build 91:
// LSTM
module LSTM(clk, Of, En, Ci, Cip, In, Ui, Uf, Uk, Uo, Wi, Wk, Wf, Wo, Vo, Bi, Bo, Bf, Bk, PrevH, Cout, Hout);
Size in the first run: about 32 flip-flops, about 0.016 mm² of cells after synthesis.
Settings: LEC_CHECK=0, CAP_MARGIN=20, CELL_PAD_IN_SITES_GLOBAL_PLACEMENT=2, CORE_ASPECT_RATIO=0.62, CORE_MARGIN=2, CORE_UTILIZATION=68, CTS_CLUSTER_DIAMETER=397, CTS_CLUSTER_SIZE=31, GPL_ROUTABILITY_DRIVEN=0, HOLD_SLACK_MARGIN=0.21, MAX_ROUTING_LAYER=met4, SLEW_MARGIN=30, TNS_END_PERCENT=80; clock period 32.5 ns.
run.sh (not shown) runs the stock make flow with config.mk's settings and CLKGATE_MAP_FILE=.
Build 91 did not run to completion, as it errored out during global placement without I/O.
The inputs of build 92 differ from those of build 91 as listed below.
Settings: CORE_UTILIZATION: 68 -> 65; GPL_ROUTABILITY_DRIVEN: 0 -> unset; CTS_CLUSTER_DIAMETER: 397 -> unset; CORE_ASPECT_RATIO: 0.62 -> unset; CELL_PAD_IN_SITES_GLOBAL_PLACEMENT: 2 -> unset; MAX_ROUTING_LAYER: met4 -> unset; TNS_END_PERCENT: 80 -> unset; SLEW_MARGIN: 30 -> 20; HOLD_SLACK_MARGIN: 0.21 -> unset; CTS_CLUSTER_SIZE: 31 -> unset; the clock period (ns, I/O delays scaled along): 32.5 -> 36.7.
Findings:
The remaining runs in build 91 and build 92 completed every stage, whereas build 91 halted early.
Flow for build 91 halted at global placement without I/O, error code GPL-0301.
Re register bit count reported by yosys: no difference whatsoever between build 91 and build 92.
There was hardly any difference in synthesized-area fraction occupied by ao, oa, aoi and oai cells between build 91 and build 92.
Standard-cell row count, build 92 vs build 91: up by more than a quarter
Diff build 92..build 91 | total cells reported by yosys after synthesis | negligible
Build 92 and build 91 ended up with nearly the same synthesized cell count.
The die height in build 92 sits about 30% above the value recorded for build 91.
Sort build 92 and build 91 by die size, ascending, and build 91 comes first.
For build 54, these inputs were changed with respect to build 92:
Settings: CORE_UTILIZATION now 40, was 65; the clock period (ns, I/O delays scaled along) now 45.0, was 36.7.
[summary]
- The share of the final layout cell area in sequential cells was comparable across build 54 and build 92.
- The setup slack of build 54 is larger than that of build 92.
- Build 54 reports a higher number of clock buffers in the layout than build 92 does.
- Diff build 54 and build 92: number of detailed-routing iterations run before antenna repair lower in build 54
- Changes observed in build 54 relative to build 92: critical-path maximum fanout went up, met1 layer usage reported by global route went down, portion of the clock cycle consumed by the worst path in the final layout dropped 11 points.
- A top layer reached by signal wires of met4 is what build 92 shows, while met5 belongs to build 54.
- Summary of build 54 over build 92: global-route usage over all layers lower; via count lower; hold slack higher.
- Build 54 completed every stage of the flow, and the final layout passed the timing, DRC and antenna checks.
- Layout-stage area growth over the synthesis result: build 54 vs build 92 down 1.1 points
### build 54 -> build 81
Settings: CORE_UTILIZATION now 36, was 40; the clock period (ns, I/O delays scaled along) now 47.0, was 45.0.
==> comparison <==
[compare] base=build 54 new=build 81: routed wire length on met3 lower, core outline area higher, via count lower, wire length higher.
Build 81 gives less multi-input gate share of the layout cell area than build 54 did.
Utilization after layout sits lower in build 81 than in build 54.

---

Starting RTL as in the previous note.
clock: 45.0 ns
lec_check: 0
cap_margin: 20
cell_pad_in_sites_global_placement: 1
core_aspect_ratio: 1.66
core_margin: 2
core_utilization: 68
gpl_routability_driven: 0
hold_slack_margin: 0.14
slew_margin: 20
tns_end_percent: 80
Then changed:
CELL_PAD_IN_SITES_GLOBAL_PLACEMENT = unset   (was 1)
CORE_ASPECT_RATIO = unset   (was 1.66)
CORE_UTILIZATION = 60   (was 68)
GPL_ROUTABILITY_DRIVEN = unset   (was 0)
HOLD_SLACK_MARGIN = unset   (was 0.14)
TNS_END_PERCENT = unset   (was 80)
clock period = 20.1 ns   (was 45.0 ns; I/O delays follow)
The changed run produced a layout that fails on negative setup slack.
Count of clock-buffer cells in the layout does not change.
Design area goes up by 4.4%.
Routed wire length goes down by 1.8%.
Global-route usage goes down by 4.5 points.
Cell count goes up by 5.5%.
Sequential share of layout area goes down by 0.15 points.
Then changed:
CORE_UTILIZATION = 68   (was 60)
GPL_ROUTABILITY_DRIVEN = 0   (was unset)
TNS_END_PERCENT = 80   (was unset)
clock period = 45.0 ns   (was 20.1 ns; I/O delays follow)
Effect:
- The new run passed the timing, DRC and antenna checks
- sequential cell count is unchanged
- design area falls by 4.3%
- non-clock buffer count falls by 80
- routed wire length falls by 1.5%
Then changed:
CORE_UTILIZATION = 59   (was 68)
CTS_CLUSTER_SIZE = 100   (was unset)
GPL_ROUTABILITY_DRIVEN = unset   (was 0)
TNS_END_PERCENT = 5   (was 80)
Outcome: Area after synthesis stays the same; worst hold slack improved by 0.077 ns; count of clock-buffer cells in the layout stays the same; global-route usage went down by 4.7 points; final area is about the same; critical path depth stays the same; die area went up by 15%.
